==> flow/design.v (excerpt) <==
module clock(
    input clk,
    input rst,
    input adjust, up, up_ten,
    input h24, world_clock,
    input usa, england, spain,
    input sw_stopwatch,
    input sw_timer,
    input sw_alarm_set,
    input btn_stp_start,
    input btn_stp_reset,
    input btn_alarm_toggle,
    input btn_alarm_stop,
    output [7:0] seg_data, seg_com, seg7,
    output am, pm,
    output led4, led6, led8, 
    output LCD_RS, LCD_RW, LCD_E,
    output [7:0] LCD_DATA,
    output [3:0] rgb_r,
    output piezo_out 
    );
    wire tick_1hz;
    wire [1:0] adjust_mode;
    wire [3:0] cur_h_ten, cur_h_one, cur_m_ten, cur_m_one, cur_s_ten, cur_s_one;
    wire [3:0] disp_h_ten, disp_h_one; 
    wire [3:0] stp_m10, stp_m1, stp_s10, stp_s1, stp_ms10, stp_ms1;
    wire [3:0] stp_run_m10, stp_run_m1, stp_run_s10, stp_run_s1, stp_run_ms10, stp_run_ms1;
    wire [3:0] stp_lap_m10, stp_lap_m1, stp_lap_s10, stp_lap_s1, stp_lap_ms10, stp_lap_ms1;
    wire [3:0] tm_m10, tm_m1, tm_s10, tm_s1;
    wire [3:0] tm_set_m10, tm_set_m1, tm_set_s10, tm_set_s1;
    wire timer_alarm_on; 
    wire [3:0] al_h10, al_h1, al_m10, al_m1;
    wire real_alarm_trig; 
    wire alarm_is_on;     
    reg [3:0] final_h_ten, final_h_one, final_m_ten, final_m_one, final_s_ten, final_s_one;
    clk_div u_clk_div( .clk(clk), .rst(rst), .tick_1hz(tick_1hz) );
    time_counter u_counter(
        .clk(clk), .rst(rst), .tick_1hz(tick_1hz),
        .adjust( adjust & ~sw_stopwatch & ~sw_timer & ~sw_alarm_set ), 
  ...
clock: 14.0 ns
lec_check: 0
abc_area: 1
cap_margin: 20
core_margin: 2
core_utilization: 72
cts_cluster_diameter: 206
cts_cluster_size: 14
place_density_lb_addon: 0.27
setup_slack_margin: 2.39
slew_margin: 20
tns_end_percent: 80
run.sh (not shown) runs the stock make flow with config.mk's settings and CLKGATE_MAP_FILE=.
The baseline finished but fails on negative setup slack.
Then changed:
- ABC_AREA: 1 -> not set
- CORE_UTILIZATION: 72 -> 52
- CTS_CLUSTER_DIAMETER: 206 -> not set
- CTS_CLUSTER_SIZE: 14 -> not set
- PLACE_DENSITY_LB_ADDON: 0.27 -> not set
- SETUP_SLACK_MARGIN: 2.39 -> not set
- TNS_END_PERCENT: 80 -> not set
- clock period: 14.0 -> 11.5 ns (I/O delays scaled with it)
What happened: The new run finished but failed the layout checks on negative setup slack. Area after synthesis is about the same. Routed wire length came out lower by 24%. Critical path depth shrinks by 19. Design area came out higher by 3.6%. Clock skew fell by 0.027 ns.
Then changed:
- ABC_AREA: not set -> 1
- CORE_UTILIZATION: 52 -> 71
- PLACE_DENSITY_LB_ADDON: not set -> 0.27
- SETUP_SLACK_MARGIN: not set -> 2.39
- clock period: 11.5 -> 17.7 ns (I/O delays scaled with it)
The changed run passed the timing, DRC and antenna checks; synthesized area stays flat; core utilization rose by 15 points; worst setup slack improves by 3.7 ns; wire length climbs by about 4.3%.
Then changed:
- ABC_AREA: 1 -> not set
- CORE_UTILIZATION: 71 -> 40
- PLACE_DENSITY_LB_ADDON: 0.27 -> not set
- SETUP_SLACK_MARGIN: 2.39 -> 2.99
- clock period: 17.7 -> 18.6 ns (I/O delays scaled with it)
Wire length drops by about 5%.
Worst setup slack gains 0.17 ns.
Final cell count decreases by about 5%.
Non-clock buffer count went up by 18.
Design area goes up by 2.2%.
Flip-flop count does not change.
Then changed:
- ABC_AREA: not set -> 1
- CAP_MARGIN: 20 -> 10
- CORE_UTILIZATION: 40 -> 72
- CTS_CLUSTER_SIZE: not set -> 96
- SETUP_SLACK_MARGIN: 2.99 -> not set
- clock period: 18.6 -> 10.4 ns (I/O delays scaled with it)
Outcome:
- The new run produced a layout that fails on negative setup slack
- via count goes up by a quarter to a third
- routed wire length climbs by a quarter to a third
- count of clock-buffer cells in the layout drops by 3

* * *

clock again, from the RTL that the note above started with.
clock: 11.3 ns
lec_check: 0
cap_margin: 20
core_margin: 2
core_utilization: 52
slew_margin: 20
The baseline completed and failed the layout checks on negative setup slack.
==> next run, changes <==
--- a/flow/config.mk
+++ b/flow/config.mk
@@ -8,4 +8,4 @@
 export CAP_MARGIN = 20
 export CORE_MARGIN = 2
-export CORE_UTILIZATION = 52
+export CORE_UTILIZATION = 40
 export SLEW_MARGIN = 20
==> flow/constraint.sdc (replaced) <==
create_clock -name core_clock -period 18.6 [get_ports {clk}]
set_input_delay 3.7200 -clock core_clock [delete_from_list [all_inputs] [get_ports {clk}]]
set_output_delay 3.7200 -clock core_clock [all_outputs]
set_load 0.01 [all_outputs]
Effect:
- The changed run passed the timing, DRC and antenna checks
- via count fell by 6.3%
- core utilization fell by 21 points
- design area fell by 11%
- first-iteration DRC count fell by about 20%
==> next run, changes <==
--- a/flow/config.mk
+++ b/flow/config.mk
@@ -6,6 +6,7 @@
 export NUM_CORES = 4
 export LEC_CHECK = 0
+export ABC_AREA = 1
 export CAP_MARGIN = 20
 export CORE_MARGIN = 2
-export CORE_UTILIZATION = 40
+export CORE_UTILIZATION = 65
 export SLEW_MARGIN = 20
==> flow/constraint.sdc (replaced) <==
create_clock -name core_clock -period 12.4 [get_ports {clk}]
set_input_delay 2.4800 -clock core_clock [delete_from_list [all_inputs] [get_ports {clk}]]
set_output_delay 2.4800 -clock core_clock [all_outputs]
set_load 0.01 [all_outputs]
Register-to-register slack gets worse by 6.3 ns; global-route usage climbs by 16 points; die size drops by well over a third; wire length climbs by a little under a tenth; final cell count climbs by roughly a tenth; design area climbs by a few percent.
==> next run, changes <==
--- a/flow/config.mk
+++ b/flow/config.mk
@@ -6,7 +6,9 @@
 export NUM_CORES = 4
 export LEC_CHECK = 0
-export ABC_AREA = 1
 export CAP_MARGIN = 20
+export CELL_PAD_IN_SITES_GLOBAL_PLACEMENT = 0
 export CORE_MARGIN = 2
-export CORE_UTILIZATION = 65
+export CORE_UTILIZATION = 40
+export CTS_CLUSTER_SIZE = 33
+export MAX_ROUTING_LAYER = met4
 export SLEW_MARGIN = 20
==> flow/constraint.sdc (replaced) <==
create_clock -name core_clock -period 29.3 [get_ports {clk}]
set_input_delay 5.8600 -clock core_clock [delete_from_list [all_inputs] [get_ports {clk}]]
set_output_delay 5.8600 -clock core_clock [all_outputs]
set_load 0.01 [all_outputs]
What happened: The changed run passed the timing, DRC and antenna checks. Sequential share of layout area goes up by 2.1 points. Design area goes down by a few percent. Sequential cell count is unchanged. Worst hold slack got worse by 0.012 ns. Via count goes down by about a fifth. Synthesized cell count goes down by about a fifth. Wire length goes down by a little under a tenth. Core utilization goes down by 35 points. Global-route usage goes down by 15 points.

* * *

Starting RTL as in the previous note.
clock: 13.5 ns
lec_check: 0
abc_area: 1
cap_margin: 20
core_aspect_ratio: 0.56
core_margin: 2
core_utilization: 68
cts_cluster_diameter: 255
cts_cluster_size: 17
gpl_routability_driven: 1
hold_slack_margin: -0.07
place_density: 0.82
setup_slack_margin: 1.5
slew_margin: 20
The baseline produced a clean layout.
Rerun with:
Settings changed: ABC_AREA 1 to not set, CORE_ASPECT_RATIO 0.56 to not set, CORE_UTILIZATION 68 to 71, CTS_CLUSTER_DIAMETER 255 to 218, CTS_CLUSTER_SIZE 17 to 22, GPL_ROUTABILITY_DRIVEN 1 to not set, HOLD_SLACK_MARGIN -0.07 to not set, PLACE_DENSITY 0.82 to not set, SETUP_SLACK_MARGIN 1.5 to 1.63.
Outcome: Sequential share of layout area increases by 0.83 points. Final area decreases by 2.7%. Area after synthesis stays flat. Global-route usage decreases by 1.7 points. Non-clock buffer count decreases by 12. Setup slack gets better by 69 ps. Synthesized cell count decreases by 15%. Wire length decreases by 2.8%.
Rerun with:
Settings changed: CORE_ASPECT_RATIO set to 0.99, CORE_MARGIN 2 to 5, CORE_UTILIZATION 71 to 42, CTS_CLUSTER_DIAMETER 218 to not set, CTS_CLUSTER_SIZE 22 to not set, GPL_ROUTABILITY_DRIVEN set to 0, SETUP_SLACK_MARGIN 1.63 to not set, TNS_END_PERCENT set to 65.
The changed run completed without violations. Via count fell by about 12%. Core utilization fell by 33 points. Count of clock-buffer cells in the layout rose by 22. Wire length fell by about 19%. Hold slack loses 58 ps. Cell count rose by about 9%. Cell area rose by 1.4%. Clock skew fell by 32 ps. Maximum frequency fell by 1.1%.
Rerun with:
Settings changed: CORE_ASPECT_RATIO 0.99 to not set, CORE_MARGIN 5 to 2, CORE_UTILIZATION 42 to 65, CTS_CLUSTER_DIAMETER set to 218, GPL_ROUTABILITY_DRIVEN 0 to not set, SETUP_SLACK_MARGIN set to 1.63, TNS_END_PERCENT 65 to not set.
Clock period 13.5 ns to 10.6 ns, I/O delays scaled along.
- Now the flow ran to the end with violations: setup timing
- wire length rose by 39%
- final area rose by 6.3%
- global-route usage rose by 27 points

* * *

Setup of before:
Starting RTL as in the previous note.
Settings: LEC_CHECK=0, ABC_AREA=1, CAP_MARGIN=20, CORE_MARGIN=2, CORE_UTILIZATION=71, CTS_CLUSTER_DIAMETER=206, CTS_CLUSTER_SIZE=15, PLACE_DENSITY=0.35, SETUP_SLACK_MARGIN=-0.83, SLEW_MARGIN=20, TNS_END_PERCENT=80; clock period 10.3 ns.
Although before finished all stages, its layout failed final checks on setup timing.
What after does differently from before at the input level:
- removing SETUP_SLACK_MARGIN (formerly -0.83)
- removing PLACE_DENSITY (formerly 0.35)
- removing TNS_END_PERCENT (formerly 80)
- changing CORE_UTILIZATION from 71 to 72
- removing CTS_CLUSTER_DIAMETER (formerly 206)
- changing CTS_CLUSTER_SIZE from 15 to 22
- removing ABC_AREA (formerly 1)
- changing the clock period (ns, I/O delays scaled along) from 10.3 to 11.7
Findings:
after -> stages 100% | layout checks FAIL | setup timing. Number of sequential cells in the layout came out exactly the same in after and before. The core of after is more densely filled than that of before. On proportion of cell area occupied by multi-input gates, the higher figure sits with after, not before. On number of cells after detailed placement, the lower figure sits with after, not before. From after to before, max-slew violation count did not move at all.

* * *

exp/nickel:
Starting RTL as in the previous note.
export LEC_CHECK = 0
export ABC_AREA = 1
export CAP_MARGIN = 20
export CORE_ASPECT_RATIO = 0.88
export CORE_MARGIN = 2
export CORE_UTILIZATION = 72
export CTS_CLUSTER_DIAMETER = 44
export CTS_CLUSTER_SIZE = 88
export GPL_ROUTABILITY_DRIVEN = 1
export HOLD_SLACK_MARGIN = -0.07
export PLACE_DENSITY_LB_ADDON = 0.28
export SETUP_SLACK_MARGIN = 2.6
export SLEW_MARGIN = 20
create_clock -name core_clock -period 10.3 [get_ports {clk}]
No crash in exp/nickel: every stage finished, but the layout fails its final checks due to setup timing.
The inputs of exp/maple differ from those of exp/nickel as listed below.
- a deleted CTS_CLUSTER_SIZE that had been 88
- a change of CORE_UTILIZATION from 72 to 65
- a deleted PLACE_DENSITY_LB_ADDON that had been 0.28
- a deleted CORE_ASPECT_RATIO that had been 0.88
- a deleted HOLD_SLACK_MARGIN that had been -0.07
- a deleted SETUP_SLACK_MARGIN that had been 2.6
- a deleted CTS_CLUSTER_DIAMETER that had been 44
- a deleted ABC_AREA that had been 1
- a deleted GPL_ROUTABILITY_DRIVEN that had been 1
- a change of the clock period (ns, I/O delays scaled along) from 10.3 to 13.7
- Having completed the whole flow, exp/maple delivered a layout that passed the timing, DRC and antenna checks.
- exp/nickel: complete, dirty (setup timing)
- Clock-pin slew on the worst setup and hold paths: exp/nickel vs exp/maple, no meaningful difference
- Compared with exp/nickel, exp/maple shows a synthesized area per cell that is 1.3 um2 higher.
- Routed wire in exp/maple totals less than in exp/nickel.
- Looking at met2 track demand over resource in global routing, exp/maple sits below exp/nickel.
- Row number of clock-tree buffers in the layout: exp/maple lower / exp/nickel higher
- STATUS cell area after layout: exp/maple wins against exp/nickel

* * *

run 1:
Starting RTL as in the previous note.
Settings: LEC_CHECK=0, ABC_AREA=0, CAP_MARGIN=20, CORE_ASPECT_RATIO=1.13, CORE_MARGIN=2, CORE_UTILIZATION=17, CTS_CLUSTER_DIAMETER=95, CTS_CLUSTER_SIZE=32, GPL_ROUTABILITY_DRIVEN=1, GPL_TIMING_DRIVEN=0, MAX_ROUTING_LAYER=met4, MIN_ROUTING_LAYER=met2, PLACE_DENSITY_LB_ADDON=0.06, SETUP_SLACK_MARGIN=0.77, SLEW_MARGIN=30; clock period 13.3 ns.
In summary, run 1 completed successfully, with a layout that passed the timing, DRC and antenna checks.
> inputs changed (run 1 -> run 2)
- removing MIN_ROUTING_LAYER (formerly met2)
- changing CAP_MARGIN from 20 to 25
- changing CORE_UTILIZATION from 17 to 42
- changing SLEW_MARGIN from 30 to 15
- removing MAX_ROUTING_LAYER (formerly met4)
- removing CTS_CLUSTER_DIAMETER (formerly 95)
- changing CORE_MARGIN from 2 to 7
- changing CTS_CLUSTER_SIZE from 32 to 59
- removing CORE_ASPECT_RATIO (formerly 1.13)
- removing SETUP_SLACK_MARGIN (formerly 0.77)
- removing GPL_TIMING_DRIVEN (formerly 0)
- changing the clock period (ns, I/O delays scaled along) from 13.3 to 18.5
Run 2 has completed all stages; timing, DRC and antenna checks passed.
Type of the worst setup path: flop to output pin -> run 1, input port to output pin -> run 2
For run 1, the standard cell with the maximum stage delay on the critical path was fa_2, unlike run 2, where it was clkdlybuf4s50_1.
Of run 2 and run 1, the run reporting the lower wire length the detailed router placed on met1 was run 1.
Run 2 — path length in cells of the critical path 20% lower, run 1 as reference
The clock skew in run 2 sits 0.0082 ns below the value recorded for run 1.
Summary: with run 1 as the reference, placement-stage cell area in run 2 moved down by a little under 10%.
Relative to run 1, the overall routed net length measured on run 2 has decreased by more than a quarter.
Between run 2 and run 1, via density per instance is higher for run 1, run 2 comes in under that.
On count of buffering cells on the critical path with inverters included: between run 2 and run 1, it ends up lower for run 2.
For run 3, these inputs were changed with respect to run 2:
- ABC_AREA no longer set, was 0
- CTS_CLUSTER_SIZE no longer set, was 59
- SLEW_MARGIN now 20, was 15
- GPL_ROUTABILITY_DRIVEN no longer set, was 1
- CORE_UTILIZATION now 40, was 42
- CAP_MARGIN now 20, was 25
- CORE_MARGIN now 2, was 7
- PLACE_DENSITY_LB_ADDON no longer set, was 0.06
- the clock period (ns, I/O delays scaled along) now 20.0, was 18.5
- From run 3 to run 2, synthesized cell count did not move at all.
- Run 3 ends up with a setup slack that is 0.80 ns higher than in run 2.
- As of run 3, post-detailed-routing wire length had fallen slightly compared to run 2.

* * *

== alpha ==
clock again, from the RTL that the note above started with.
==> flow/design.v (excerpt) <==
module clock(
    input clk,
    input rst,
    input adjust, up, up_ten,
    input h24, world_clock,
    input usa, england, spain,
    input sw_stopwatch,
    input sw_timer,
    input sw_alarm_set,
    input btn_stp_start,
    input btn_stp_reset,
    input btn_alarm_toggle,
    input btn_alarm_stop,
    output [7:0] seg_data, seg_com, seg7,
    output am, pm,
    output led4, led6, led8, 
    output LCD_RS, LCD_RW, LCD_E,
    output [7:0] LCD_DATA,
    output [3:0] rgb_r,
    output piezo_out 
    );
    wire tick_1hz;
    wire [1:0] adjust_mode;
    wire [3:0] cur_h_ten, cur_h_one, cur_m_ten, cur_m_one, cur_s_ten, cur_s_one;
    wire [3:0] disp_h_ten, disp_h_one; 
    wire [3:0] stp_m10, stp_m1, stp_s10, stp_s1, stp_ms10, stp_ms1;
    wire [3:0] stp_run_m10, stp_run_m1, stp_run_s10, stp_run_s1, stp_run_ms10, stp_run_ms1;
    wire [3:0] stp_lap_m10, stp_lap_m1, stp_lap_s10, stp_lap_s1, stp_lap_ms10, stp_lap_ms1;
    wire [3:0] tm_m10, tm_m1, tm_s10, tm_s1;
    wire [3:0] tm_set_m10, tm_set_m1, tm_set_s10, tm_set_s1;
    wire timer_alarm_on; 
    wire [3:0] al_h10, al_h1, al_m10, al_m1;
    wire real_alarm_trig; 
    wire alarm_is_on;     
    reg [3:0] final_h_ten, final_h_one, final_m_ten, final_m_one, final_s_ten, final_s_one;
    clk_div u_clk_div( .clk(clk), .rst(rst), .tick_1hz(tick_1hz) );
    time_counter u_counter(
        .clk(clk), .rst(rst), .tick_1hz(tick_1hz),
        .adjust( adjust & ~sw_stopwatch & ~sw_timer & ~sw_alarm_set ), 
        .up(     up     & ~sw_stopwatch & ~sw_timer & ~sw_alarm_set ), 
        .up_ten( up_ten & ~sw_stopwatch & ~sw_timer & ~sw_alarm_set ),
  ...
clock: 13.3 ns
lec_check: 0
abc_area: 1
cap_margin: 20
core_aspect_ratio: 0.69
core_margin: 5
core_utilization: 17
cts_cluster_diameter: 95
cts_cluster_size: 32
gpl_routability_driven: 1
gpl_timing_driven: 0
max_routing_layer: met4
min_routing_layer: met2
place_density_lb_addon: 0.06
setup_slack_margin: 0.77
slew_margin: 30
[inputs] beta vs alpha
==> flow/config.mk <==
export PLATFORM = sky130hd
export DESIGN_NAME = clock
export DESIGN_NICKNAME = clock
export VERILOG_FILES = /design/flow/design.v
export SDC_FILE = /design/flow/constraint.sdc
export NUM_CORES = 4
export LEC_CHECK = 0
export CAP_MARGIN = 20
export CORE_MARGIN = 2
export CORE_UTILIZATION = 10
export SLEW_MARGIN = 20
==> flow/constraint.sdc <==
create_clock -name core_clock -period 22.0 [get_ports {clk}]
set_input_delay 4.4000 -clock core_clock [delete_from_list [all_inputs] [get_ports {clk}]]
set_output_delay 4.4000 -clock core_clock [all_outputs]
set_load 0.01 [all_outputs]
## What came out
When the final numbers for beta and alpha were put side by side, the area fraction in mux cells turned out to be greater in beta.
Taking alpha as the reference, in beta via count decreased by 34% relative to the old numbers, AND-OR/OR-AND share of the synthesized area increased by 6.8 points relative to the old numbers, post-detailed-routing wire length went down.
#### Input delta (gamma over beta)
--- a/flow/config.mk
+++ b/flow/config.mk
@@ -10 +10,5 @@
-export CORE_UTILIZATION = 10
+export CORE_UTILIZATION = 72
+export CTS_CLUSTER_DIAMETER = 28
+export CTS_CLUSTER_SIZE = 43
+export PLACE_DENSITY_LB_ADDON = 0.21
+export SETUP_SLACK_MARGIN = 3.45
==> flow/constraint.sdc <==
create_clock -name core_clock -period 11.7 [get_ports {clk}]
set_input_delay 2.3400 -clock core_clock [delete_from_list [all_inputs] [get_ports {clk}]]
set_output_delay 2.3400 -clock core_clock [all_outputs]
set_load 0.01 [all_outputs]
Results
gamma did not finish; the tool stopped in global routing with error GRT-0232.
| minimum setup slack after placement | lower: gamma |
Comparing beta and gamma, the higher area after detailed placement was measured on beta.
Post-cts resize count, beta and gamma: larger value in gamma
Looking at floorplan row count, gamma sits below beta.
The die used by gamma is smaller than the one used by beta.
Area of the core region of gamma falls short of that of beta by more than half.
#### Input delta (delta over gamma)
==> flow/config.mk <==
export PLATFORM = sky130hd
export DESIGN_NAME = clock
export DESIGN_NICKNAME = clock
export VERILOG_FILES = /design/flow/design.v
export SDC_FILE = /design/flow/constraint.sdc
export NUM_CORES = 4
export LEC_CHECK = 0
export CAP_MARGIN = 30
export CELL_PAD_IN_SITES_DETAIL_PLACEMENT = 2
export CELL_PAD_IN_SITES_GLOBAL_PLACEMENT = 1
export CORE_ASPECT_RATIO = 0.52
export CORE_MARGIN = 7
export CORE_UTILIZATION = 30
export CTS_CLUSTER_SIZE = 51
export HOLD_SLACK_MARGIN = 0.12
export MAX_ROUTING_LAYER = met4
export MIN_ROUTING_LAYER = met2
export PLACE_DENSITY_LB_ADDON = 0.05
export SLEW_MARGIN = 20
## What came out
[delta] flow finished | final checks: failed | reasons: negative setup slack. The final reports for delta and gamma show number of CTS-inserted buffers lower in the former. From gamma to delta, register bit total from synthesis did not move at all. In delta, the worst slack at placement came out 0.29 ns below the value in gamma. Against gamma as the reference, delta delivers a higher vertical die size. Fraction of registers with async set or reset after synthesis: gamma vs delta identical. Taking gamma as the reference, in delta count of instances resized after the clock tree is built picked up an extra 48%, chip area in the Yosys report level, overall die width moved up, post-placement cell area +about 5.5%. Comparing delta and gamma, the higher die size was measured on delta.
